File: flow/run.sh
#!/bin/bash
# the make line also repeats each setting of config.mk as NAME=value (left out here)
make -C /OpenROAD-flow-scripts/flow DESIGN_CONFIG=/design/flow/config.mk WORK_HOME=/design/flow/orfs CLKGATE_MAP_FILE= finish
File: flow/config.mk
export PLATFORM = sky130hd
export DESIGN_NAME = CORDIC
export DESIGN_NICKNAME = CORDIC
export VERILOG_FILES = /design/flow/design.v
export SDC_FILE = /design/flow/constraint.sdc
export NUM_CORES = 4
export LEC_CHECK = 0
export ABC_AREA = 0
export CAP_MARGIN = 20
export CORE_MARGIN = 2
export CORE_UTILIZATION = 68
export CTS_CLUSTER_SIZE = 33
export GPL_ROUTABILITY_DRIVEN = 1
export HOLD_SLACK_MARGIN = -0.06
export PLACE_DENSITY = 0.62
export SETUP_SLACK_MARGIN = 0.69
export SLEW_MARGIN = 15
File: flow/constraint.sdc
create_clock -name core_clock -period 4.78 [get_ports {clk}]
set_input_delay 0.9560 -clock core_clock [delete_from_list [all_inputs] [get_ports {clk}]]
set_output_delay 0.9560 -clock core_clock [all_outputs]
set_load 0.01 [all_outputs]
File: flow/design.v
module CORDIC #(parameter integer W = 32)
(
    input wire clk,
    input wire start,
    input wire signed [31:0] x,
    input wire signed [31:0] y,
    output wire signed [W-1:0]phi,
    output wire done
);
wire sigma;
wire signed [31:0] x_shift;
wire signed [31:0] y_shift;
reg [5:0] counter;
reg signed [31:0] x_reg;
reg signed [31:0] y_reg;
reg signed [31:0] z;
wire signed [31:0] atan_table [0:27];
assign atan_table[00] = 32'h3243f6a9; 
assign atan_table[01] = 32'h1dac6705;
assign atan_table[02] = 32'h0fadbafd;
assign atan_table[03] = 32'h07f56ea7;
assign atan_table[04] = 32'h03feab77;
assign atan_table[05] = 32'h01ffd55c;
assign atan_table[06] = 32'h00fffaab;
assign atan_table[07] = 32'h007fff55;
assign atan_table[08] = 32'h003fffeb;
assign atan_table[09] = 32'h001ffffd;
assign atan_table[10] = 32'h00100000;
assign atan_table[11] = 32'h00080000;
assign atan_table[12] = 32'h00040000;
assign atan_table[13] = 32'h00020000;
assign atan_table[14] = 32'h00010000;
assign atan_table[15] = 32'h00008000;
assign atan_table[16] = 32'h00004000;
assign atan_table[17] = 32'h00002000;
assign atan_table[18] = 32'h00001000;
assign atan_table[19] = 32'h00000800;
assign atan_table[20] = 32'h00000400;
assign atan_table[21] = 32'h00000200;
assign atan_table[22] = 32'h00000100;
assign atan_table[23] = 32'h00000080;
assign atan_table[24] = 32'h00000040;
assign atan_table[25] = 32'h00000020;
assign atan_table[26] = 32'h00000010;
assign atan_table[27] = 32'h00000008;
assign sigma = y_reg[31];
assign x_shift = y_reg >>> counter; 
assign y_shift = x_reg >>> counter; 
assign phi = z[31:31-W+1];
assign done = (counter == 28);
always @(posedge clk) begin
    if(start)begin
        x_reg <= x;
        y_reg <= y;
        z <= 0;
        counter <= 0;
    end
    else begin
        if(counter == 28) begin
            x_reg <= x_reg;
            y_reg <= y_reg;
            z <= z;
            counter <= counter;
        end
        else begin
            x_reg <= sigma ? (x_reg - x_shift) : (x_reg + x_shift);
            y_reg <= sigma ? (y_reg + y_shift) : (y_reg - y_shift);
            z <= sigma ? (z - atan_table[counter]) : (z + atan_table[counter]);
            counter <= counter + 1;
        end
    end
end
endmodule
==> results of run 1 <==
==> stage by stage <==
stage                     cell area, sq um  TNS (ps)   util  std cells
after detailed placement             22400    -53910  0.955       2969
after floorplan                      16700    -19490      -       2020
after global placement               22400    -28520  0.955       2969
==> results.toml, run 1 <==
# generated from flow reports
[yosys]
common_cells = "nand2_1, nor2_1, a21oi_1, o21ai_0, ha_1"
synthMuxAreaShare = 0.156
ys_seq_share = 0.165
yosysMostFrequentCell = "nand2_1"
synth.top_cell.area_share = 0.118
ys_sh_simple = 0.202
synth-xor-area-share = 0.0789
ys_cells = 2020
synth_area_sq_mm = 0.0163
yosys_most_used_dff = "edfxtp_1"
logic_family = "AND-OR/OR-AND gates"
synthArstFlopShare = 0
top_area_cell = "edfxtp_1"
yosys.area_share.aoi = 0.265
area_leaders = "edfxtp_1, ha_1, mux4_2"
fp_nets = 2190
numSynthFlops = 102
yosysWarningCount = 1
ys_area_sq_mm = 0.0163
syn_inst = 2020
synth_cell_type_count = 102
syn_avg_cell_area_sq_um = 8.05
enable_flop_cells = 64
fa_ha_area_frac = 0.0814

[floorplanning]
die_y_microns = 159
initCoreUtil = 0.693
coreArea_sq_mm = 0.0235
rows = 56
io_pins = 99
die_area_sq_mm = 0.0252
die_w_microns = 159

[outcome]
stop_stage = "clock tree synthesis (4_1_cts)"
stop_error = "[ERROR DPL-0038] Utilization greater than 100%, impossible to legalize"
status = "did not finish"

[placed_design]
pre_cts_ws_ps = -1490
dp_hpwl_microns = 63600
gp_congestion = 1.30
io_buffer_count = 98
==> run 2, diff against run 1 <==
CAP_MARGIN = 40   (was 20)
CELL_PAD_IN_SITES_DETAIL_PLACEMENT = 1   (was unset)
CORE_ASPECT_RATIO = 0.86   (was unset)
CORE_UTILIZATION = 18   (was 68)
CTS_CLUSTER_SIZE = unset   (was 33)
GPL_ROUTABILITY_DRIVEN = 0   (was 1)
HOLD_SLACK_MARGIN = 0.1   (was -0.06)
SETUP_SLACK_MARGIN = 0.32   (was 0.69)
TNS_END_PERCENT = 40   (was unset)
clock period = 6.19 ns   (was 4.78 ns; I/O delays follow)
==> results.toml, run 2 <==
# physical design summary
[outcome]
status = "failed layout checks"
check.faults = "negative setup slack"

[floorplanning]
coreArea_sq_mm = 0.0898
io_pins = 99
die_area_sq_mm = 0.0928
rows = 102
die_w_microns = 328
initCoreUtil = 0.181
die_y_microns = 283

[yosys]
syn_avg_cell_area_sq_um = 8.05
numSynthFlops = 102
fa_ha_area_frac = 0.0814
yosys_most_used_dff = "edfxtp_1"
synthMuxAreaShare = 0.156
area_leaders = "edfxtp_1, ha_1, mux4_2"
synth_area_sq_mm = 0.0163
synth_cell_type_count = 102
ys_sh_simple = 0.202
synth.top_cell.area_share = 0.118
fp_nets = 2190
ys_seq_share = 0.165
yosysWarningCount = 1
logic_family = "AND-OR/OR-AND gates"
ys_cells = 2020
common_cells = "nand2_1, nor2_1, a21oi_1, o21ai_0, ha_1"
synthArstFlopShare = 0
top_area_cell = "edfxtp_1"
ys_area_sq_mm = 0.0163
yosys.area_share.aoi = 0.265
yosysMostFrequentCell = "nand2_1"
syn_inst = 2020
synth-xor-area-share = 0.0789
enable_flop_cells = 64

[sta]
setup_viol = 9
fin_ws_ps = -252
clock.fmax_mhz = 155
period_used_share = 1.04
period_minus_slack_ps = 6440
finalMaxSlewViolations = 0
rsz0062_at_grt = "true"
worst_pin_slew_ps = 1070
skew_ps = 14.2
finalHoldViolCount = 0
slew_headroom = 0.290

[clock_tree]
cts_tree = "yes"
clk_pin_slew_ps = 90
cts_sinks = 102
h-tree-depth = 3
numCtsBuffers = 9
clockBufferDepth = 2
cts_root_buffer = "clkbuf_16"
clkLatencyLatePin_ps = 420

[drt]
post_drt_wl_per_cell_microns = 22.7
ant_nets = 0
diodes = 0
via_count = 19300
drtIter0Drc = 2498
finalWirelength_microns = 79800
avgViaCountPerCell = 5.49
drcViolationCount = 0
drt_pass1_iterations = 17

[cells_and_area]
fillCellCount = 10700
final_util = 0.247
nets = 2487
area_growth_pct = 36.3

[placed_design]
io_buffer_count = 98
dp_hpwl_microns = 55200

[global_routing]
grt_pass1_wl_microns = 114000
grt_use_total = 0.156
antenna_found_initial = 5
grt_pass1_vias = 18900
grt-ovfl-total = 0
grt_max_degree = 84

[worst_setup_path]
rr_worst_depth = 21
critPathMaxStageDelay_ps = 560
slowest_stage = "edfxtp_1"
critPathKind = "reg -> reg"
timing.rr.start = "y_reg[26]"
critPathArrivalTime_ps = 6610
crit_cells = 21
path_delay_family = "AND-OR/OR-AND gates"
r2r_slack_ps = -250
crit_top_cell = "buf_4"
crit_path_cell_trace = "buf_4, mux4_2, a32oi_2, o22ai_1, or3_1, or4b_4, nor3_4, nor3b_4, buf_4, o211ai_1, o21ai_1, ha_1, a2111oi_4, o21a_1, o21ai_2, o2111ai_4, a311oi_2, o41a_1, a211o_1, xnor3_1, mux2_4"
timing.rr.end = "x_reg[31]"
start_kind = "flop"
crit_start = "y_reg[26]"
critPathBufInv = 2
cp.required_ps = 6360
crit_fanout = 5
critPathCaptureType = "flop"
worstSetupEndpoint = "x_reg[31]"

[run]
maxCapViolations = 0
tool_warnings = 32

[min_path]
whs_endpoint = "z[5]"
worstHoldPathCells = 2
hold_class = "reg -> reg"
min-delay-start = "z[5]"
[run 2: metal layers]
layer | routed length [microns] | share of wire | vias to the layer above | track usage
li1 | - | - | 8283 | -
met1 | 30500 | 0.38 | 9380 | 0.192
met2 | 36000 | 0.45 | 1207 | 0.251
met3 | 8920 | 0.11 | 419 | 0.0479
met4 | 4290 | 0.054 | 8 | 0.0650
met5 | 113 | 0.0014 | - | 0.00673
[run 2: cell type report]
| type | count | area, sq um | share of cell area |
|---|---|---|---|
| Tap cell | 1196 | 1500 | 0.0675 |
| Multi-Input combinational cell | 1736 | 13700 | 0.617 |
| Inverter | 51 | 199 | 0.00898 |
| Timing Repair Buffer | 417 | 3810 | 0.172 |
| Clock inverter | 7 | 55.1 | 0.00248 |
| Clock buffer | 9 | 225 | 0.0102 |
| Sequential cell | 102 | 2700 | 0.122 |
[run 2: stage by stage]
step / hold slack, ps / TNS [ps] / std cells / instance area [sq um] / worst slack (ps)
2_1_floorplan: 492 / 0 / 2020 / 16400 / 135
3_3_place_gp: 474 / -850 / 3390 / 19800 / -405
3_5_place_dp: 484 / -2280 / 3391 / 19800 / -523
4_1_cts: 496 / 0 / 3464 / 21100 / 228
5_1_grt: 518 / -5320 / 3518 / 22200 / -584
6_report: 493 / -1100 / 3518 / 22200 / -252
[run 2: repair_timing]
action                                  in CTS  in global routing
gates resized                               94                132
hold buffers                                 0                  0
gates cloned                                 4                  1
buffers inserted                            53                 52
pin swaps                                   38                 57
endpoints found under the setup margin      21                 37
==> run 3, diff against run 2 <==
ABC_AREA = unset   (was 0)
CAP_MARGIN = 20   (was 40)
CELL_PAD_IN_SITES_DETAIL_PLACEMENT = unset   (was 1)
CORE_ASPECT_RATIO = unset   (was 0.86)
CORE_UTILIZATION = 67   (was 18)
CTS_CLUSTER_DIAMETER = 33   (was unset)
CTS_CLUSTER_SIZE = 35   (was unset)
GPL_ROUTABILITY_DRIVEN = unset   (was 0)
HOLD_SLACK_MARGIN = unset   (was 0.1)
MAX_ROUTING_LAYER = met4   (was unset)
PLACE_DENSITY = unset   (was 0.62)
SETUP_SLACK_MARGIN = 1.57   (was 0.32)
SLEW_MARGIN = 20   (was 15)
TNS_END_PERCENT = 5   (was 40)
clock period = 6.4 ns   (was 6.19 ns; I/O delays follow)
==> results.toml, run 3 <==
# physical design summary
[yosys]
ys_area_sq_mm = 0.0163
yosys_most_used_dff = "edfxtp_1"
synth-xor-area-share = 0.0789
synthMuxAreaShare = 0.156
area_leaders = "edfxtp_1, ha_1, mux4_2"
syn_inst = 2020
synth_area_sq_mm = 0.0163
logic_family = "AND-OR/OR-AND gates"
yosys.area_share.aoi = 0.265
fp_nets = 2190
yosysWarningCount = 1
synth_cell_type_count = 102
ys_cells = 2020
enable_flop_cells = 64
top_area_cell = "edfxtp_1"
syn_avg_cell_area_sq_um = 8.05
synthArstFlopShare = 0
fa_ha_area_frac = 0.0814
common_cells = "nand2_1, nor2_1, a21oi_1, o21ai_0, ha_1"
ys_seq_share = 0.165
yosysMostFrequentCell = "nand2_1"
ys_sh_simple = 0.202
numSynthFlops = 102
synth.top_cell.area_share = 0.118

[drt]
ant_nets = 0
drcViolationCount = 0
post_drt_wl_per_cell_microns = 25.5
drt_pass1_iterations = 20
avgViaCountPerCell = 7.49
via_count = 19300
finalWirelength_microns = 65700
drtIter0Drc = 3320

[global_routing]
grt_pass1_wl_microns = 93100
antenna_found_initial = 3
grt_use_total = 0.471
grt_pass1_vias = 17500
grt_max_degree = 94
grt-ovfl-total = 0

[cells_and_area]
nets = 2418
fillCellCount = 1502
final_area_sq_mm = 0.0201
area_growth_pct = 23.7
stdcell_count = 2581

[floorplanning]
initCoreUtil = 0.675
die_area_sq_mm = 0.0255
coreArea_sq_mm = 0.0241
rows = 57
die_y_microns = 160
die_w_microns = 160
io_pins = 99

[outcome]
status = "timing/DRC/antenna clean"

[placed_design]
io_buffer_count = 98
dp_hpwl_microns = 43800
placed_area_sq_mm = 0.0183
gp_congestion = 1.23
dp_cells = 2462

[sta]
slew_headroom = 0.157
skew_ps = 14.6
fin_tns_setup_ps = 0
clock.fmax_mhz = 162
finalMaxSlewViolations = 0
period_used_share = 0.966
worst_pin_slew_ps = 1250
finalHoldViolCount = 0
setup_viol = 0
period_minus_slack_ps = 6190
rsz0062_at_grt = "true"

[worst_setup_path]
slowest_stage = "nor2_2"
crit_start = "counter[2]"
timing.rr.start = "counter[2]"
critPathMaxStageDelay_ps = 770
critPathBufInv = 7
critPathKind = "reg -> reg"
start_kind = "flop"
timing.rr.end = "x_reg[31]"
path_delay_family = "AND-OR/OR-AND gates"
worstSetupEndpoint = "x_reg[31]"
crit_fanout = 13
cp.required_ps = 6540
crit_cells = 27
critPathCaptureType = "flop"
crit_top_cell = "buf_4"
critPathArrivalTime_ps = 6320
rr_worst_depth = 27
r2r_slack_ps = 210

[min_path]
worstHoldPathCells = 2
hold_class = "reg -> reg"
min-delay-start = "z[4]"
whs_endpoint = "z[4]"

[clock_tree]
hold_buffers = 0
numCtsBuffers = 9
cts_tree = "yes"
clkLatencyLatePin_ps = 390
cts_root_buffer = "clkbuf_16"
clk_pin_slew_ps = 90
clockBufferDepth = 2
cts_sinks = 102
h-tree-depth = 3

[run]
maxCapViolations = 0
tool_warnings = 36
[run 3: routing by layer]
layer	vias to the layer above	global-route usage	part of all wire
li1	8166	-	-
met1	8853	0.541	0.35
met2	1742	0.735	0.43
met3	569	0.128	0.13
met4	0	0.288	0.089
met5	-	-	0
[run 3: final cells by class]
type | instances | area [sq um] | area share
Timing Repair Buffer | 348 | 3120 | 0.155
Antenna cell | 4 | 10.0 | 0.000498
Multi-Input combinational cell | 1736 | 13400 | 0.665
Clock buffer | 9 | 225 | 0.0112
Tap cell | 324 | 405 | 0.0202
Clock inverter | 7 | 70.1 | 0.00348
Sequential cell | 102 | 2700 | 0.134
Inverter | 51 | 203 | 0.0101
[run 3: stage by stage]
stage	worst slack, ps	utilization	hold slack [ps]
2_1_floorplan	345	-	492
3_3_place_gp	176	0.757	458
3_5_place_dp	18.9	0.757	465
4_1_cts	422	0.797	479
5_1_grt	13.6	0.834	505
6_report	215	0.834	474
[run 3: repair_timing]
action / CTS / global route
endpoints found under the hold margin: 0 / 0
cloned: 1 / 3
resized: 62 / 97
buffers inserted: 42 / 53
setup endpoints to repair: 67 / 70
pin swaps: 27 / 47
==> run 4, diff against run 3 <==
CELL_PAD_IN_SITES_GLOBAL_PLACEMENT = 2   (was unset)
CORE_UTILIZATION = 40   (was 67)
CTS_CLUSTER_DIAMETER = 198   (was 33)
CTS_CLUSTER_SIZE = 100   (was 35)
MAX_ROUTING_LAYER = unset   (was met4)
SETUP_SLACK_MARGIN = -0.69   (was 1.57)
clock period = 7.5 ns   (was 6.4 ns; I/O delays follow)
==> results.toml, run 4 <==
# physical design summary
[outcome]
status = "timing/DRC/antenna clean"

[worst_setup_path]
timing.rr.start = "counter[1]"
rr_worst_depth = 23
timing.rr.end = "y_reg[30]"
crit_cells = 23
r2r_slack_ps = 430
start_kind = "flop"
critPathBufInv = 2
slowest_stage = "or4b_2"
crit_start = "counter[1]"
path_delay_family = "AND-OR/OR-AND gates"
critPathKind = "reg -> reg"
critPathArrivalTime_ps = 7200
crit_fanout = 112
cp.required_ps = 7630
worstSetupEndpoint = "y_reg[30]"
critPathMaxStageDelay_ps = 650
crit_path_cell_trace = "buf_12, mux4_2, mux2_2, a2111oi_0, buf_4, o21ai_0, a21oi_1, ha_1, nand4_1, nor3_1, nor2_1, xnor2_1, ha_1, and3_1, and3_1, o211ai_1, a31oi_1, o2111ai_1, a21oi_1, or4b_2, a41oi_1, xor2_1, o21ai_0"
critPathCaptureType = "flop"

[clock_tree]
hold_buffers = 0
cts_tree = "yes"
clkLatencyLatePin_ps = 400
ctsResizeCount = 0
clockBufferDepth = 2
cts_sinks = 102
h-tree-depth = 3
clk_pin_slew_ps = 80
cts_setup_buffers = 0
cts_root_buffer = "clkbuf_16"
numCtsBuffers = 9

[run]
maxCapViolations = 0
tool_warnings = 33

[sta]
worst_pin_slew_ps = 1160
finalHoldViolCount = 0
slew_headroom = 0.222
period_used_share = 0.943
fin_tns_setup_ps = 0
setup_viol = 0
clock.fmax_mhz = 141
finalMaxSlewViolations = 0
period_minus_slack_ps = 7070
skew_ps = 14.5

[yosys]
syn_avg_cell_area_sq_um = 8.05
yosysMostFrequentCell = "nand2_1"
synth_area_sq_mm = 0.0163
synthMuxAreaShare = 0.156
fa_ha_area_frac = 0.0814
synth.top_cell.area_share = 0.118
top_area_cell = "edfxtp_1"
synth_cell_type_count = 102
syn_inst = 2020
ys_seq_share = 0.165
enable_flop_cells = 64
area_leaders = "edfxtp_1, ha_1, mux4_2"
fp_nets = 2190
common_cells = "nand2_1, nor2_1, a21oi_1, o21ai_0, ha_1"
ys_cells = 2020
synthArstFlopShare = 0
ys_sh_simple = 0.202
yosys_most_used_dff = "edfxtp_1"
ys_area_sq_mm = 0.0163
logic_family = "AND-OR/OR-AND gates"
numSynthFlops = 102
synth-xor-area-share = 0.0789
yosysWarningCount = 1
yosys.area_share.aoi = 0.265

[placed_design]
io_buffer_count = 98
gp_congestion = 0.989
dp_hpwl_microns = 51400
dp_cells = 2587

[min_path]
whs_endpoint = "z[10]"
min-delay-start = "z[10]"
hold_class = "reg -> reg"
worstHoldPathCells = 2

[global_routing]
grt-ovfl-total = 0
antenna_found_initial = 0
grt_max_degree = 113
grt_pass1_vias = 16000
grt_pass1_wl_microns = 101000
grt_use_total = 0.317

[drt]
diodes = 0
ant_nets = 0
drt_pass1_iterations = 7
finalWirelength_microns = 66700
avgViaCountPerCell = 6.46
drtIter0Drc = 1529
drcViolationCount = 0
via_count = 16800
post_drt_wl_per_cell_microns = 25.6

[cells_and_area]
seq_area_sq_mm = 0.00270
fillCellCount = 4044
nets = 2243
area_growth_pct = 11.4
comb_area_sq_mm = 0.0127
stdcell_count = 2603

[floorplanning]
rows = 73
coreArea_sq_mm = 0.0399
die_area_sq_mm = 0.0423
io_pins = 99
die_y_microns = 206
initCoreUtil = 0.407
die_w_microns = 206
run 4: through the flow:
| stage | hold slack [ps] | area, sq um | utilization | setup WS, ps |
|---|---|---|---|---|
| after floorplan | 492 | 16300 | - | 1070 |
| after global placement | 463 | 17800 | 0.447 | 557 |
| after CTS | 481 | 18100 | 0.454 | 533 |
| final | 476 | 18100 | 0.454 | 431 |
| after global routing | 494 | 18100 | 0.454 | -264 |
| after detailed placement | 470 | 17900 | 0.447 | 569 |
run 4: per-layer routing:
metal / GRT usage / share of wire / vias up
met4: 0.149 / 0.044 / 0
met3: 0.0417 / 0.067 / 140
met5: 0 / 0 / -
li1: - / - / 7797
met1: 0.415 / 0.43 / 8135
met2: 0.515 / 0.46 / 749
run 4: final cells by class:
| class | instances | area share |
|---|---|---|
| inverters | 51 | 0.0106 |
| repair buffers | 173 | 0.0864 |
| clock buffers | 11 | 0.0134 |
| clock inverters | 5 | 0.00179 |
| flip-flops and latches | 102 | 0.149 |
| multi-input cells | 1736 | 0.703 |
| well taps | 525 | 0.0362 |
==> run 5, diff against run 4 <==
CELL_PAD_IN_SITES_GLOBAL_PLACEMENT = unset   (was 2)
CTS_CLUSTER_DIAMETER = unset   (was 198)
CTS_CLUSTER_SIZE = unset   (was 100)
SETUP_SLACK_MARGIN = 0.8   (was -0.69)
TNS_END_PERCENT = unset   (was 5)
clock period = 7.15 ns   (was 7.5 ns; I/O delays follow)
==> results.toml, run 5 <==
# physical design summary
[outcome]
status = "timing/DRC/antenna clean"

[yosys]
logic_family = "AND-OR/OR-AND gates"
synth-xor-area-share = 0.0789
ys_cells = 2020
synth.top_cell.area_share = 0.118
ys_area_sq_mm = 0.0163
syn_inst = 2020
fp_nets = 2190
yosys.area_share.aoi = 0.265
top_area_cell = "edfxtp_1"
synth_area_sq_mm = 0.0163
yosysMostFrequentCell = "nand2_1"
synthArstFlopShare = 0
yosys_most_used_dff = "edfxtp_1"
synthMuxAreaShare = 0.156
yosysWarningCount = 1
enable_flop_cells = 64
fa_ha_area_frac = 0.0814
area_leaders = "edfxtp_1, ha_1, mux4_2"
common_cells = "nand2_1, nor2_1, a21oi_1, o21ai_0, ha_1"
numSynthFlops = 102
synth_cell_type_count = 102
syn_avg_cell_area_sq_um = 8.05
ys_sh_simple = 0.202
ys_seq_share = 0.165

[worst_setup_path]
timing.rr.end = "y_reg[30]"
crit_fanout = 16
crit_path_cell_trace = "buf_12, or2_2, nor2_1, a32o_1, a211oi_1, buf_4, and2_1, or4b_1, nand2b_1, and2_1, xnor2_2, ha_2, a21o_1, a21oi_2, nand2_1, o2111ai_2, a21oi_2, or4b_2, a41oi_2, xor2_1, o21ai_0"
timing.rr.start = "counter[5]"
critPathBufInv = 2
path_delay_family = "simple AND/OR/NAND/NOR gates"
rr_worst_depth = 21
start_kind = "flop"
worstSetupEndpoint = "y_reg[30]"
crit_start = "counter[5]"
critPathArrivalTime_ps = 6360
crit_cells = 21
critPathCaptureType = "flop"
critPathMaxStageDelay_ps = 870
cp.required_ps = 7280
critPathKind = "reg -> reg"
r2r_slack_ps = 920
slowest_stage = "dfxtp_1"

[drt]
diodes = 0
drt_pass1_iterations = 6
ant_nets = 0
drtIter0Drc = 1871
finalWirelength_microns = 64300
via_count = 17300
avgViaCountPerCell = 6.50
drcViolationCount = 0
post_drt_wl_per_cell_microns = 24.2

[run]
tool_warnings = 31
maxCapViolations = 0

[floorplanning]
rows = 73
die_w_microns = 206
coreArea_sq_mm = 0.0399
io_pins = 99
initCoreUtil = 0.407
die_area_sq_mm = 0.0423
die_y_microns = 206

[cells_and_area]
final_util = 0.480
comb_area_sq_mm = 0.0131
area_growth_pct = 17.9
nets = 2303
fillCellCount = 3899
seq_area_sq_mm = 0.00270

[sta]
period_minus_slack_ps = 6230
setup_viol = 0
rsz0062_at_grt = "true"
finalHoldViolCount = 0
slew_headroom = 0.189
skew_ps = 21.3
clock.fmax_mhz = 161
hold_ws_ps = 479
finalMaxSlewViolations = 0
worst_pin_slew_ps = 1210
period_used_share = 0.871

[global_routing]
grt_max_degree = 66
antenna_found_initial = 0
grt-ovfl-total = 0
grt_pass1_wl_microns = 98100
grt_pass1_vias = 16400
grt_use_total = 0.302

[placed_design]
io_buffer_count = 98
gp_congestion = 0.995
dp_hpwl_microns = 47400

[min_path]
min-delay-start = "z[5]"
hold_class = "reg -> reg"
worstHoldPathCells = 2
whs_endpoint = "z[5]"

[clock_tree]
cts_root_buffer = "clkbuf_16"
numCtsBuffers = 9
h-tree-depth = 3
hold_buffers = 0
clk_pin_slew_ps = 90
cts_sinks = 102
clockBufferDepth = 2
cts_tree = "yes"
clkLatencyLatePin_ps = 420
[run 5: area by class of cell]
class	instances	area share
clock buffer	10	0.0119
inverter	51	0.00999
sequential	102	0.141
multi-input combinational	1736	0.685
timing repair buffer	233	0.115
clock inverter	6	0.00385
tap	525	0.0343
[run 5: layer usage]
layer,GRT usage,vias to the layer above,part of all wire
li1,-,7916,-
met1,0.391,8325,0.41
met2,0.477,888,0.45
met3,0.0634,193,0.088
met4,0.151,0,0.050
met5,0,-,0
[run 5: through the flow]
step | std cells | instance area [sq um] | setup TNS, ps | worst slack, ps
floorplan | 2020 | 16300 | 0 | 868
global placement | 2601 | 18000 | -284 | -121
detailed placement | 2601 | 18000 | -634 | -225
CTS | 2630 | 18600 | 0 | 709
global route | 2663 | 19200 | 0 | 732
finish | 2663 | 19200 | 0 | 920
[run 5: what timing repair did]
item / in CTS / in global routing
resized: 26 / 75
endpoints found under the setup margin: 22 / 18
gates cloned: 3 / 1
setup buffers: 10 / 32
pin swaps: 2 / 30
==> run 6, diff against run 5 <==
ABC_AREA = 0   (was unset)
CAP_MARGIN = 5   (was 20)
CORE_MARGIN = 6   (was 2)
CORE_UTILIZATION = 19   (was 40)
CTS_CLUSTER_DIAMETER = 206   (was unset)
CTS_CLUSTER_SIZE = 49   (was unset)
GPL_ROUTABILITY_DRIVEN = 1   (was unset)
MIN_ROUTING_LAYER = met1   (was unset)
PLACE_DENSITY_LB_ADDON = 0.27   (was unset)
SETUP_SLACK_MARGIN = -0.46   (was 0.8)
SLEW_MARGIN = 5   (was 20)
clock period = 11.3 ns   (was 7.15 ns; I/O delays follow)
==> results.toml, run 6 <==
# physical design summary
[outcome]
status = "timing/DRC/antenna clean"

[cells_and_area]
area_growth_pct = 14.2
final_area_sq_mm = 0.0186
fillCellCount = 9303
nets = 2202

[drt]
drt_pass1_iterations = 5
finalWirelength_microns = 69800
diodes = 0
via_count = 16600
post_drt_wl_per_cell_microns = 22.0
drcViolationCount = 0
ant_nets = 0
drtIter0Drc = 1294
avgViaCountPerCell = 5.23

[global_routing]
grt_max_degree = 68
antenna_found_initial = 0
grt-ovfl-total = 0
grt_use_total = 0.144
grt_pass1_vias = 16200
grt_pass1_wl_microns = 105000

[worst_setup_path]
rr_worst_depth = 24
worstSetupEndpoint = "z[31]"
crit_fanout = 66
slowest_stage = "a2111oi_0"
path_delay_family = "AND-OR/OR-AND gates"
critPathCaptureType = "flop"
r2r_slack_ps = 3050
critPathBufInv = 2
crit_top_cell = "ha_1"
cp.required_ps = 11600
crit_cells = 24
timing.rr.end = "z[31]"
critPathKind = "reg -> reg"
start_kind = "flop"
crit_start = "counter[1]"
critPathMaxStageDelay_ps = 950
critPathArrivalTime_ps = 8550
timing.rr.start = "counter[1]"
crit_path_cell_trace = "buf_4, ha_1, inv_1, nor2_1, ha_1, o21bai_1, a2111oi_0, and2_1, a2111oi_0, nand4_1, nor2_1, and2_1, a31oi_1, xor2_1, ha_1, o21a_1, o21ai_0, or4_1, a31oi_1, o31ai_1, a21oi_1, a41oi_1, o311ai_0, mux2_2"

[yosys]
area_leaders = "edfxtp_1, ha_1, mux4_2"
synthMuxAreaShare = 0.156
yosysWarningCount = 1
yosysMostFrequentCell = "nand2_1"
fa_ha_area_frac = 0.0814
syn_avg_cell_area_sq_um = 8.05
top_area_cell = "edfxtp_1"
synthArstFlopShare = 0
ys_sh_simple = 0.202
enable_flop_cells = 64
synth.top_cell.area_share = 0.118
fp_nets = 2190
synth_cell_type_count = 102
synth-xor-area-share = 0.0789
yosys.area_share.aoi = 0.265
common_cells = "nand2_1, nor2_1, a21oi_1, o21ai_0, ha_1"
yosys_most_used_dff = "edfxtp_1"
syn_inst = 2020
logic_family = "AND-OR/OR-AND gates"
ys_area_sq_mm = 0.0163
numSynthFlops = 102
ys_seq_share = 0.165
ys_cells = 2020
synth_area_sq_mm = 0.0163

[clock_tree]
numCtsBuffers = 9
cts_tree = "yes"
cts_setup_buffers = 0
cts_root_buffer = "clkbuf_16"
h-tree-depth = 3
hold_buffers = 0
clk_pin_slew_ps = 80
clockBufferDepth = 2
ctsResizeCount = 0
clkLatencyLatePin_ps = 400
cts_sinks = 102

[floorplanning]
io_pins = 99
die_w_microns = 305
initCoreUtil = 0.193
rows = 106
die_y_microns = 305
coreArea_sq_mm = 0.0842
die_area_sq_mm = 0.0928

[placed_design]
io_buffer_count = 98
dp_hpwl_microns = 53400
placed_area_sq_mm = 0.0183
gp_congestion = 0.930

[min_path]
min-delay-start = "z[13]"
whs_endpoint = "z[13]"
hold_class = "reg -> reg"
worstHoldPathCells = 2

[run]
maxCapViolations = 0
tool_warnings = 29

[sta]
clock.fmax_mhz = 121
setup_viol = 0
period_minus_slack_ps = 8250
finalHoldViolCount = 0
finalMaxSlewViolations = 0
period_used_share = 0.730
fin_tns_setup_ps = 0
skew_ps = 14.7
slew_headroom = 0.270
worst_pin_slew_ps = 1070
rsz0062_at_grt = "false"
## run 6: stage by stage
stage	setup slack [ps]	util	hold slack, ps	instances
detailed placement	3070	0.217	483	3155
finish	3050	0.220	491	3171
CTS	3060	0.220	496	3171
global route	2430	0.220	526	3171
global placement	3350	0.217	472	3155
floorplan	4870	-	492	2020
## run 6: cell type report
cell class	count	area, sq um	area share
sequential	102	2700	0.145
timing repair buffer	132	1230	0.0664
tap	1134	1420	0.0764
inverter	51	191	0.0103
clock inverter	6	60.1	0.00323
clock buffer	10	229	0.0123
multi-input combinational	1736	12700	0.686
## run 6: per-layer routing
| metal | up-vias | part of all wire | GRT usage |
|---|---|---|---|
| met5 | - | 0 | 0 |
| met4 | 0 | 0.031 | 0.0469 |
| met3 | 100 | 0.052 | 0.0211 |
| met2 | 619 | 0.48 | 0.245 |
| met1 | 8161 | 0.44 | 0.187 |
| li1 | 7715 | - | - |
==> run 7, diff against run 6 <==
ABC_AREA = 1   (was 0)
CAP_MARGIN = 20   (was 5)
CORE_MARGIN = 2   (was 6)
CORE_UTILIZATION = 29   (was 19)
CTS_CLUSTER_DIAMETER = unset   (was 206)
CTS_CLUSTER_SIZE = unset   (was 49)
GPL_ROUTABILITY_DRIVEN = 0   (was 1)
HOLD_SLACK_MARGIN = 0.1   (was unset)
MIN_ROUTING_LAYER = unset   (was met1)
PLACE_DENSITY = 0.62   (was unset)
PLACE_DENSITY_LB_ADDON = unset   (was 0.27)
SETUP_SLACK_MARGIN = unset   (was -0.46)
SLEW_MARGIN = 15   (was 5)
clock period = 6.19 ns   (was 11.3 ns; I/O delays follow)
==> results.toml, run 7 <==
# physical design summary
[worst_setup_path]
critPathCaptureType = "flop"
slowest_stage = "buf_4"
start_kind = "flop"
cp.required_ps = 6330
path_delay_family = "simple AND/OR/NAND/NOR gates"
rr_worst_depth = 28
timing.rr.start = "counter[1]"
crit_start = "counter[1]"
timing.rr.end = "y_reg[26]"
critPathKind = "reg -> reg"
critPathBufInv = 4
critPathArrivalTime_ps = 5600
worstSetupEndpoint = "y_reg[26]"
crit_fanout = 33
r2r_slack_ps = 730
crit_cells = 28
critPathMaxStageDelay_ps = 440
crit_top_cell = "nand2_1"

[yosys]
yosysMostFrequentCell = "nand2_1"
syn_inst = 2755
enable_flop_cells = 64
ys_area_sq_mm = 0.0162
common_cells = "nand2_1, nand3_1, inv_1, nor2_1, a21oi_1"
area_leaders = "nand2_1, edfxtp_1, nand3_1"
fa_ha_area_frac = 0.0819
ys_sh_simple = 0.469
ys_seq_share = 0.166
top_area_cell = "nand2_1"
fp_nets = 2925
logic_family = "simple AND/OR/NAND/NOR gates"
syn_avg_cell_area_sq_um = 5.86
synth.top_cell.area_share = 0.206
synth-xor-area-share = 0.0417
ys_cells = 2755
synthMuxAreaShare = 0.000697
numSynthFlops = 102
yosys_most_used_dff = "edfxtp_1"
synth_cell_type_count = 63
synth_area_sq_mm = 0.0162
yosysWarningCount = 1
synthArstFlopShare = 0
yosys.area_share.aoi = 0.142

[clock_tree]
clockBufferDepth = 2
hold_buffers = 0
cts_setup_buffers = 0
h-tree-depth = 3
cts_tree = "yes"
clkLatencyLatePin_ps = 400
clk_pin_slew_ps = 80
numCtsBuffers = 9
ctsResizeCount = 0
cts_sinks = 102
cts_root_buffer = "clkbuf_16"

[run]
maxCapViolations = 0
tool_warnings = 29

[sta]
finalMaxSlewViolations = 0
period_minus_slack_ps = 5460
period_used_share = 0.882
skew_ps = 17.0
fin_tns_setup_ps = 0
clock.fmax_mhz = 183
finalHoldViolCount = 0
hold_ws_ps = 478
rsz0062_at_grt = "false"
setup_viol = 0
slew_headroom = 0.384
worst_pin_slew_ps = 925

[global_routing]
grt_use_total = 0.191
antenna_found_initial = 0
grt_pass1_wl_microns = 88400
grt-ovfl-total = 0
grt_max_degree = 87
grt_pass1_vias = 16900

[drt]
drcViolationCount = 0
avgViaCountPerCell = 5.06
ant_nets = 0
finalWirelength_microns = 54600
post_drt_wl_per_cell_microns = 15.4
diodes = 0
drtIter0Drc = 1350
drt_pass1_iterations = 6
via_count = 17900

[floorplanning]
die_y_microns = 240
io_pins = 99
rows = 86
coreArea_sq_mm = 0.0551
die_area_sq_mm = 0.0576
die_w_microns = 240
initCoreUtil = 0.293

[min_path]
whs_endpoint = "z[26]"
hold_class = "reg -> reg"
worstHoldPathCells = 2
min-delay-start = "z[26]"

[cells_and_area]
area_growth_pct = 11.9
stdcell_count = 3544
nets = 2962
fillCellCount = 6233
final_area_sq_mm = 0.0181

[placed_design]
dp_hpwl_microns = 44300
placed_area_sq_mm = 0.0178
io_buffer_count = 98
dp_cells = 3529

[outcome]
status = "timing/DRC/antenna clean"
-- run 7: layer usage --
layer | vias to the layer above | track usage | share of wire
met3 | 123 | 0.0232 | 0.049
met1 | 8024 | 0.242 | 0.44
li1 | 9250 | - | -
met5 | - | 0 | 0
met2 | 537 | 0.322 | 0.46
met4 | 0 | 0.0907 | 0.042
-- run 7: stage by stage --
step,utilization,setup WS [ps]
floorplan,-,1410
global placement,0.322,834
detailed placement,0.322,808
CTS,0.328,782
global route,0.328,98.3
finish,0.328,729
-- run 7: layout make-up --
cell class | instances | area [sq um] | share of cell area
Multi-Input combinational cell | 2275 | 11900 | 0.658
Sequential cell | 102 | 2690 | 0.149
Timing Repair Buffer | 129 | 1210 | 0.0670
Inverter | 275 | 1040 | 0.0577
Tap cell | 748 | 936 | 0.0518
Clock buffer | 10 | 229 | 0.0127
Clock inverter | 5 | 82.6 | 0.00457
==> run 8, diff against run 7 <==
ABC_AREA = unset   (was 1)
CORE_UTILIZATION = 63   (was 29)
GPL_ROUTABILITY_DRIVEN = unset   (was 0)
HOLD_SLACK_MARGIN = unset   (was 0.1)
PLACE_DENSITY = unset   (was 0.62)
SETUP_SLACK_MARGIN = 1.34   (was unset)
SLEW_MARGIN = 20   (was 15)
clock period = 7.5 ns   (was 6.19 ns; I/O delays follow)
==> results.toml, run 8 <==
# physical design summary
[floorplanning]
coreArea_sq_mm = 0.0253
io_pins = 99
initCoreUtil = 0.644
die_y_microns = 165
die_area_sq_mm = 0.0271
rows = 58
die_w_microns = 165

[sta]
skew_ps = 17.5
worst_pin_slew_ps = 1150
finalMaxSlewViolations = 0
period_used_share = 0.837
finalHoldViolCount = 0
setup_viol = 0
fin_tns_setup_ps = 0
rsz0062_at_grt = "true"
slew_headroom = 0.233
clock.fmax_mhz = 159
period_minus_slack_ps = 6280

[yosys]
fp_nets = 2190
ys_area_sq_mm = 0.0163
synthArstFlopShare = 0
ys_cells = 2020
synth_area_sq_mm = 0.0163
synth-xor-area-share = 0.0789
numSynthFlops = 102
enable_flop_cells = 64
syn_avg_cell_area_sq_um = 8.05
synth_cell_type_count = 102
yosysWarningCount = 1
yosysMostFrequentCell = "nand2_1"
synthMuxAreaShare = 0.156
yosys.area_share.aoi = 0.265
common_cells = "nand2_1, nor2_1, a21oi_1, o21ai_0, ha_1"
logic_family = "AND-OR/OR-AND gates"
top_area_cell = "edfxtp_1"
ys_sh_simple = 0.202
ys_seq_share = 0.165
area_leaders = "edfxtp_1, ha_1, mux4_2"
syn_inst = 2020
synth.top_cell.area_share = 0.118
yosys_most_used_dff = "edfxtp_1"
fa_ha_area_frac = 0.0814

[drt]
drtIter0Drc = 2623
ant_nets = 0
via_count = 18100
finalWirelength_microns = 61400
diodes = 0
drt_pass1_iterations = 10
post_drt_wl_per_cell_microns = 24.8
avgViaCountPerCell = 7.29
drcViolationCount = 0

[worst_setup_path]
crit_fanout = 12
critPathKind = "reg -> reg"
r2r_slack_ps = 1220
crit_start = "counter[1]"
critPathCaptureType = "flop"
path_delay_family = "AND-OR/OR-AND gates"
critPathArrivalTime_ps = 6390
rr_worst_depth = 20
slowest_stage = "a221oi_1"
timing.rr.start = "counter[1]"
start_kind = "flop"
critPathMaxStageDelay_ps = 820
crit_path_cell_trace = "buf_12, mux4_2, a221o_1, a221oi_1, a211oi_4, nor3_4, nand3_1, xor2_1, o22ai_1, ha_1, a2111oi_4, o21ai_1, a221oi_1, a21bo_2, a221oi_4, a211oi_2, or3_1, a21oi_2, xor2_1, o21ai_0"
critPathBufInv = 1
cp.required_ps = 7610
worstSetupEndpoint = "x_reg[28]"
crit_cells = 20
timing.rr.end = "x_reg[28]"

[clock_tree]
cts_sinks = 102
numCtsBuffers = 9
h-tree-depth = 3
hold_buffers = 0
cts_root_buffer = "clkbuf_16"
clkLatencyLatePin_ps = 390
cts_tree = "yes"
clockBufferDepth = 2
clk_pin_slew_ps = 100

[global_routing]
grt_max_degree = 87
grt-ovfl-total = 0
grt_pass1_wl_microns = 92200
grt_use_total = 0.438
grt_pass1_vias = 16700
antenna_found_initial = 0

[min_path]
min-delay-start = "z[15]"
hold_class = "reg -> reg"
worstHoldPathCells = 2
whs_endpoint = "z[15]"

[placed_design]
dp_cells = 2377
dp_hpwl_microns = 42400
gp_congestion = 1.09
io_buffer_count = 98

[cells_and_area]
comb_area_sq_mm = 0.0134
fillCellCount = 1851
final_util = 0.767
area_growth_pct = 19.1
nets = 2314
seq_area_sq_mm = 0.00270
stdcell_count = 2479

[outcome]
status = "timing/DRC/antenna clean"

[run]
tool_warnings = 33
maxCapViolations = 0
run 8: layout make-up:
| cell class | instances | area share |
|---|---|---|
| clock inverters | 6 | 0.00362 |
| clock buffers | 10 | 0.0129 |
| flip-flops and latches | 102 | 0.139 |
| inverters | 51 | 0.0101 |
| repair buffers | 244 | 0.119 |
| well taps | 330 | 0.0213 |
| multi-input cells | 1736 | 0.694 |
run 8: timing repair:
item,in CTS,in global routing
pin swaps,10,64
gates cloned,0,0
endpoints found under the hold margin,0,0
buffers inserted,30,56
resized,51,125
setup endpoints to repair,37,24
run 8: routing by layer:
layer	global-route usage	up-vias	part of all wire
met5	0	-	0
met4	0.258	0	0.075
met3	0.132	384	0.12
met2	0.685	1339	0.44
met1	0.535	8404	0.36
li1	-	7944	-
run 8: through the flow:
stage                     cell area, sq um  setup WS [ps]  hold slack [ps]
after floorplan                      16300           1340              492
after global placement               17500            520              456
after detailed placement             17500            318              467
after CTS                            18400           1280              481
after global routing                 19400           1060              499
final                                19400           1220              478
==> run 9, diff against run 8 <==
CORE_UTILIZATION = 72   (was 63)
CTS_CLUSTER_DIAMETER = 225   (was unset)
CTS_CLUSTER_SIZE = 59   (was unset)
PLACE_DENSITY = 0.67   (was unset)
SETUP_SLACK_MARGIN = 1.41   (was 1.34)
clock period = 6.26 ns   (was 7.5 ns; I/O delays follow)
==> results.toml, run 9 <==
# generated from flow reports
[outcome]
status = "did not finish"
stop_stage = "global routing (5_1_grt)"
stop_error = "[ERROR GRT-0232] Routing congestion too high. Check the congestion heatmap in the GUI."

[floorplanning]
coreArea_sq_mm = 0.0220
die_area_sq_mm = 0.0238
io_pins = 99
die_y_microns = 154
initCoreUtil = 0.738
die_w_microns = 154
rows = 54

[clock_tree]
cts_sinks = 102
numCtsBuffers = 9
cts_root_buffer = "clkbuf_16"
h-tree-depth = 3
clockBufferDepth = 2
hold_buffers = 0

[yosys]
synth_cell_type_count = 102
common_cells = "nand2_1, nor2_1, a21oi_1, o21ai_0, ha_1"
ys_sh_simple = 0.202
yosysWarningCount = 1
synth.top_cell.area_share = 0.118
yosys_most_used_dff = "edfxtp_1"
synth_area_sq_mm = 0.0163
area_leaders = "edfxtp_1, ha_1, mux4_2"
syn_avg_cell_area_sq_um = 8.05
logic_family = "AND-OR/OR-AND gates"
fp_nets = 2190
ys_seq_share = 0.165
synth-xor-area-share = 0.0789
top_area_cell = "edfxtp_1"
enable_flop_cells = 64
ys_cells = 2020
yosysMostFrequentCell = "nand2_1"
fa_ha_area_frac = 0.0814
yosys.area_share.aoi = 0.265
synthMuxAreaShare = 0.156
numSynthFlops = 102
synthArstFlopShare = 0
syn_inst = 2020
ys_area_sq_mm = 0.0163

[placed_design]
pre_cts_ws_ps = -11.7
dp_hpwl_microns = 41400
io_buffer_count = 98
gp_congestion = 1.31
placed_area_sq_mm = 0.0182

[global_routing]
grt_use_total = 1.09
grt-ovfl-total = 3206
[run 9: routing by layer]
metal  track usage  overflow
met1         0.932       122
met5         0.573        22
met3         0.813       129
met2          1.48      2318
met4          1.22       615
[run 9: what timing repair did]
item	4_1_cts
gates cloned	2
endpoints found under the hold margin	0
pin swaps	84
setup endpoints to repair	66
buffers inserted	117
resized	160
[run 9: stage by stage]
| stage | cells | setup TNS, ps | util |
|---|---|---|---|
| 3_3_place_gp | 2393 | 0 | 0.827 |
| 3_5_place_dp | 2393 | -11.7 | 0.827 |
| 2_1_floorplan | 2020 | 0 | - |
| 4_1_cts | 2528 | 0 | 0.914 |
==> run 10, diff against run 9 <==
CORE_UTILIZATION = 66   (was 72)
CTS_CLUSTER_DIAMETER = 314   (was 225)
CTS_CLUSTER_SIZE = unset   (was 59)
PLACE_DENSITY = unset   (was 0.67)
SETUP_SLACK_MARGIN = -0.5   (was 1.41)
clock period = 6.23 ns   (was 6.26 ns; I/O delays follow)
==> results.toml, run 10 <==
# physical design summary
[yosys]
ys_sh_simple = 0.202
ys_seq_share = 0.165
top_area_cell = "edfxtp_1"
synthMuxAreaShare = 0.156
fa_ha_area_frac = 0.0814
logic_family = "AND-OR/OR-AND gates"
synth_cell_type_count = 102
yosys_most_used_dff = "edfxtp_1"
synth_area_sq_mm = 0.0163
synth-xor-area-share = 0.0789
yosysWarningCount = 1
enable_flop_cells = 64
numSynthFlops = 102
yosys.area_share.aoi = 0.265
synthArstFlopShare = 0
syn_avg_cell_area_sq_um = 8.05
synth.top_cell.area_share = 0.118
ys_area_sq_mm = 0.0163
syn_inst = 2020
area_leaders = "edfxtp_1, ha_1, mux4_2"
common_cells = "nand2_1, nor2_1, a21oi_1, o21ai_0, ha_1"
fp_nets = 2190
yosysMostFrequentCell = "nand2_1"
ys_cells = 2020

[outcome]
check.faults = "negative setup slack"
status = "failed layout checks"

[clock_tree]
cts_tree = "yes"
h-tree-depth = 3
clkLatencyLatePin_ps = 380
hold_buffers = 0
numCtsBuffers = 9
cts_root_buffer = "clkbuf_16"
clk_pin_slew_ps = 90
clockBufferDepth = 2
cts_sinks = 102

[worst_setup_path]
crit_cells = 24
rr_worst_depth = 24
critPathKind = "reg -> reg"
critPathCaptureType = "flop"
path_delay_family = "AND-OR/OR-AND gates"
crit_path_cell_trace = "buf_12, buf_12, mux4_2, mux2_2, a2111o_1, o211ai_1, buf_4, ha_1, nand4_1, nor3_1, buf_4, nor2_1, xnor2_1, ha_1, and3_1, and3_1, o211ai_1, a31oi_1, o2111ai_1, a21oi_1, or4b_2, a41oi_1, xor2_1, o21ai_0"
r2r_slack_ps = -380
critPathArrivalTime_ps = 6730
cp.required_ps = 6350
slowest_stage = "or4b_2"
critPathMaxStageDelay_ps = 660
timing.rr.start = "counter[1]"
crit_start = "counter[1]"
crit_fanout = 31
critPathBufInv = 4
start_kind = "flop"
worstSetupEndpoint = "y_reg[30]"
timing.rr.end = "y_reg[30]"

[sta]
period_minus_slack_ps = 6610
fin_ws_ps = -383
worst_pin_slew_ps = 1170
setup_viol = 10
slew_headroom = 0.213
period_used_share = 1.06
finalMaxSlewViolations = 0
fin_tns_setup_ps = -1340
clock.fmax_mhz = 151
finalHoldViolCount = 0
skew_ps = 24.3

[floorplanning]
coreArea_sq_mm = 0.0242
die_w_microns = 161
die_y_microns = 161
rows = 57
initCoreUtil = 0.671
die_area_sq_mm = 0.0259
io_pins = 99

[global_routing]
grt_pass1_wl_microns = 96400
grt-ovfl-total = 0
grt_use_total = 0.469
grt_pass1_vias = 17700
grt_max_degree = 79
antenna_found_initial = 0

[placed_design]
gp_congestion = 1.20
io_buffer_count = 98
pre_cts_ws_ps = -161
placed_area_sq_mm = 0.0190
dp_hpwl_microns = 46900

[min_path]
whs_endpoint = "z[12]"
hold_class = "reg -> reg"
worstHoldPathCells = 2
min-delay-start = "z[12]"

[drt]
drtIter0Drc = 3134
diodes = 0
avgViaCountPerCell = 7.17
drt_pass1_iterations = 8
ant_nets = 0
post_drt_wl_per_cell_microns = 24.0
via_count = 18500
drcViolationCount = 0
finalWirelength_microns = 61900

[run]
maxCapViolations = 0
tool_warnings = 31

[cells_and_area]
nets = 2416
fillCellCount = 1709
final_area_sq_mm = 0.0193
area_growth_pct = 18.9
[run 10: what timing repair did]
action / CTS / global route
gates resized: 0 / 8
setup buffers: 0 / 1
endpoints found under the setup margin: 0 / 9
[run 10: layout make-up]
class                           instances  area [sq um]  area share
Clock buffer                           11           258      0.0133
Clock inverter                          5          46.3     0.00239
Inverter                               51           191     0.00990
Multi-Input combinational cell       1736         12700       0.659
Sequential cell                       102          2700       0.139
Tap cell                              324           405      0.0210
Timing Repair Buffer                  346          2990       0.155
[run 10: layer usage]
metal / up-vias / track usage / share of wire
li1: 8154 / - / -
met1: 8526 / 0.598 / 0.36
met2: 1417 / 0.730 / 0.44
met3: 368 / 0.121 / 0.13
met4: 0 / 0.256 / 0.068
met5: - / 0 / 0
[run 10: through the flow]
stage               hold slack, ps  utilization  std cells
global route                   504        0.797       2575
global placement               460        0.784       2558
detailed placement             471        0.784       2558
finish                         484        0.797       2575
CTS                            484        0.796       2574
floorplan                      492            -       2020
==> run 11, diff against run 10 <==
CELL_PAD_IN_SITES_GLOBAL_PLACEMENT = 1   (was unset)
CORE_UTILIZATION = 55   (was 66)
CTS_CLUSTER_DIAMETER = 392   (was 314)
CTS_CLUSTER_SIZE = 100   (was unset)
HOLD_SLACK_MARGIN = 0.28   (was unset)
SETUP_SLACK_MARGIN = -0.35   (was -0.5)
TNS_END_PERCENT = 5   (was unset)
clock period = 7.5 ns   (was 6.23 ns; I/O delays follow)
==> results.toml, run 11 <==
# physical design summary
[sta]
setup_viol = 0
skew_ps = 11.7
finalHoldViolCount = 0
clock.fmax_mhz = 142
slew_headroom = 0.238
finalMaxSlewViolations = 0
period_minus_slack_ps = 7050
worst_pin_slew_ps = 1140
period_used_share = 0.940

[floorplanning]
io_pins = 99
die_area_sq_mm = 0.0310
initCoreUtil = 0.562
die_w_microns = 176
rows = 62
die_y_microns = 176
coreArea_sq_mm = 0.0289

[placed_design]
io_buffer_count = 98
dp_cells = 2442
dp_hpwl_microns = 46000
placed_area_sq_mm = 0.0177
gp_congestion = 1.10

[drt]
finalWirelength_microns = 60800
avgViaCountPerCell = 7.06
diodes = 0
drcViolationCount = 0
post_drt_wl_per_cell_microns = 24.7
via_count = 17400
drt_pass1_iterations = 7
drtIter0Drc = 2126
ant_nets = 0

[yosys]
ys_sh_simple = 0.202
logic_family = "AND-OR/OR-AND gates"
synth.top_cell.area_share = 0.118
synthMuxAreaShare = 0.156
synth_area_sq_mm = 0.0163
ys_area_sq_mm = 0.0163
yosys_most_used_dff = "edfxtp_1"
common_cells = "nand2_1, nor2_1, a21oi_1, o21ai_0, ha_1"
fa_ha_area_frac = 0.0814
yosys.area_share.aoi = 0.265
syn_avg_cell_area_sq_um = 8.05
synthArstFlopShare = 0
yosysMostFrequentCell = "nand2_1"
synth_cell_type_count = 102
ys_seq_share = 0.165
area_leaders = "edfxtp_1, ha_1, mux4_2"
fp_nets = 2190
syn_inst = 2020
enable_flop_cells = 64
top_area_cell = "edfxtp_1"
numSynthFlops = 102
ys_cells = 2020
yosysWarningCount = 1
synth-xor-area-share = 0.0789

[min_path]
worstHoldPathCells = 2
whs_endpoint = "z[13]"
hold_class = "reg -> reg"
min-delay-start = "z[13]"

[clock_tree]
clkLatencyLatePin_ps = 390
cts_root_buffer = "clkbuf_16"
ctsResizeCount = 0
clockBufferDepth = 2
h-tree-depth = 3
clk_pin_slew_ps = 70
cts_sinks = 102
cts_setup_buffers = 0
cts_tree = "yes"
numCtsBuffers = 9
hold_buffers = 0

[worst_setup_path]
critPathBufInv = 4
slowest_stage = "dfxtp_4"
crit_fanout = 48
crit_cells = 25
r2r_slack_ps = 450
worstSetupEndpoint = "y_reg[30]"
crit_top_cell = "buf_4"
timing.rr.start = "counter[2]"
path_delay_family = "AND-OR/OR-AND gates"
cp.required_ps = 7610
start_kind = "flop"
critPathArrivalTime_ps = 7160
timing.rr.end = "y_reg[30]"
critPathMaxStageDelay_ps = 730
critPathCaptureType = "flop"
crit_start = "counter[2]"
rr_worst_depth = 25
critPathKind = "reg -> reg"

[global_routing]
grt-ovfl-total = 0
grt_pass1_wl_microns = 93400
grt_pass1_vias = 16300
antenna_found_initial = 1
grt_max_degree = 89
grt_use_total = 0.389

[cells_and_area]
fillCellCount = 2583
stdcell_count = 2459
seq_area_sq_mm = 0.00270
comb_area_sq_mm = 0.0127
area_growth_pct = 10.4
final_area_sq_mm = 0.0180
nets = 2240

[run]
tool_warnings = 31
maxCapViolations = 0

[outcome]
status = "timing/DRC/antenna clean"
run 11: layout make-up:
| cell class | instances | share of cell area |
|---|---|---|
| Inverter | 51 | 0.0107 |
| Timing Repair Buffer | 170 | 0.0872 |
| Clock buffer | 14 | 0.0160 |
| Clock inverter | 2 | 0.000627 |
| Sequential cell | 102 | 0.150 |
| Multi-Input combinational cell | 1736 | 0.709 |
| Tap cell | 384 | 0.0267 |
run 11: metrics by stage:
step	hold WS (ps)	TNS [ps]	setup slack [ps]	utilization
6_report	479	0	453	0.621
3_3_place_gp	462	0	859	0.610
2_1_floorplan	492	0	1070	-
3_5_place_dp	470	0	611	0.610
4_1_cts	482	0	583	0.621
5_1_grt	500	-89.1	-52.0	0.621
run 11: per-layer routing:
metal	vias to the layer above	track usage	share of wire
met1	8201	0.488	0.39
li1	7804	-	-
met2	1115	0.611	0.44
met3	244	0.104	0.11
met4	2	0.215	0.057
met5	-	0	0.00012
==> run 12, diff against run 11 <==
ABC_AREA = 1   (was unset)
CELL_PAD_IN_SITES_GLOBAL_PLACEMENT = unset   (was 1)
CORE_ASPECT_RATIO = 0.5   (was unset)
CORE_UTILIZATION = 49   (was 55)
CTS_CLUSTER_DIAMETER = 167   (was 392)
HOLD_SLACK_MARGIN = unset   (was 0.28)
SETUP_SLACK_MARGIN = 0.27   (was -0.35)
TNS_END_PERCENT = 95   (was 5)
==> results.toml, run 12 <==
# physical design summary
[sta]
setup_viol = 0
finalHoldViolCount = 0
worst_pin_slew_ps = 1090
finalMaxSlewViolations = 0
slew_headroom = 0.270
period_minus_slack_ps = 6160
clock.fmax_mhz = 162
rsz0062_at_grt = "false"
fin_tns_setup_ps = 0
skew_ps = 12.3
period_used_share = 0.821
fin_ws_ps = 1340

[clock_tree]
clkLatencyLatePin_ps = 390
ctsResizeCount = 0
clk_pin_slew_ps = 80
hold_buffers = 0
cts_sinks = 102
cts_root_buffer = "clkbuf_16"
cts_setup_buffers = 0
cts_tree = "yes"
numCtsBuffers = 9
h-tree-depth = 3
clockBufferDepth = 2

[yosys]
syn_inst = 2755
numSynthFlops = 102
synth_area_sq_mm = 0.0162
synth.top_cell.area_share = 0.206
synthMuxAreaShare = 0.000697
ys_area_sq_mm = 0.0162
yosys.area_share.aoi = 0.142
syn_avg_cell_area_sq_um = 5.86
ys_sh_simple = 0.469
area_leaders = "nand2_1, edfxtp_1, nand3_1"
common_cells = "nand2_1, nand3_1, inv_1, nor2_1, a21oi_1"
synth-xor-area-share = 0.0417
fa_ha_area_frac = 0.0819
ys_seq_share = 0.166
logic_family = "simple AND/OR/NAND/NOR gates"
fp_nets = 2925
ys_cells = 2755
yosys_most_used_dff = "edfxtp_1"
top_area_cell = "nand2_1"
yosysMostFrequentCell = "nand2_1"
synthArstFlopShare = 0
yosysWarningCount = 1
enable_flop_cells = 64
synth_cell_type_count = 63

[floorplanning]
initCoreUtil = 0.504
die_w_microns = 261
die_area_sq_mm = 0.0345
io_pins = 99
coreArea_sq_mm = 0.0321
die_y_microns = 132
rows = 46

[placed_design]
pre_cts_ws_ps = 1400
placed_area_sq_mm = 0.0173
gp_congestion = 1.01
dp_hpwl_microns = 45500
io_buffer_count = 98

[worst_setup_path]
critPathMaxStageDelay_ps = 550
start_kind = "flop"
critPathKind = "reg -> reg"
crit_fanout = 65
crit_start = "counter[1]"
timing.rr.end = "z[23]"
critPathBufInv = 7
cp.required_ps = 7780
critPathArrivalTime_ps = 6440
path_delay_family = "simple AND/OR/NAND/NOR gates"
critPathCaptureType = "flop"
timing.rr.start = "counter[1]"
r2r_slack_ps = 1340
slowest_stage = "buf_4"
rr_worst_depth = 34
worstSetupEndpoint = "z[23]"
crit_cells = 34

[drt]
drcViolationCount = 0
drtIter0Drc = 2019
post_drt_wl_per_cell_microns = 17.5
drt_pass1_iterations = 6
ant_nets = 0
diodes = 0
avgViaCountPerCell = 5.67
finalWirelength_microns = 56300
via_count = 18200

[global_routing]
grt-ovfl-total = 0
antenna_found_initial = 0
grt_pass1_wl_microns = 89200
grt_pass1_vias = 16400
grt_max_degree = 68
grt_use_total = 0.325

[cells_and_area]
comb_area_sq_mm = 0.0119
final_area_sq_mm = 0.0176
fillCellCount = 3374
nets = 2950
seq_area_sq_mm = 0.00269
area_growth_pct = 8.68

[min_path]
hold_class = "reg -> reg"
worstHoldPathCells = 2
whs_endpoint = "z[29]"
min-delay-start = "z[29]"

[outcome]
status = "timing/DRC/antenna clean"

[run]
maxCapViolations = 0
tool_warnings = 31
==> run 12: layout make-up <==
cell class,count,share of cell area
sequential,102,0.153
timing repair buffer,117,0.0637
clock buffer,11,0.0138
multi-input combinational,2275,0.677
clock inverter,5,0.00221
tap,432,0.0308
inverter,275,0.0594
==> run 12: routing by layer <==
layer / global-route usage / vias to the layer above / wire length (microns)
li1: - / 9218 / -
met1: 0.472 / 8250 / 27000
met2: 0.502 / 677 / 24100
met3: 0.0488 / 84 / 4050
met4: 0.0813 / 0 / 1160
met5: 0 / - / 0
==> run 12: through the flow <==
step	cells	util	hold slack, ps
floorplan	2755	-	492
global placement	3201	0.539	465
detailed placement	3201	0.539	467
finish	3217	0.548	476
CTS	3217	0.548	482
global route	3217	0.548	494
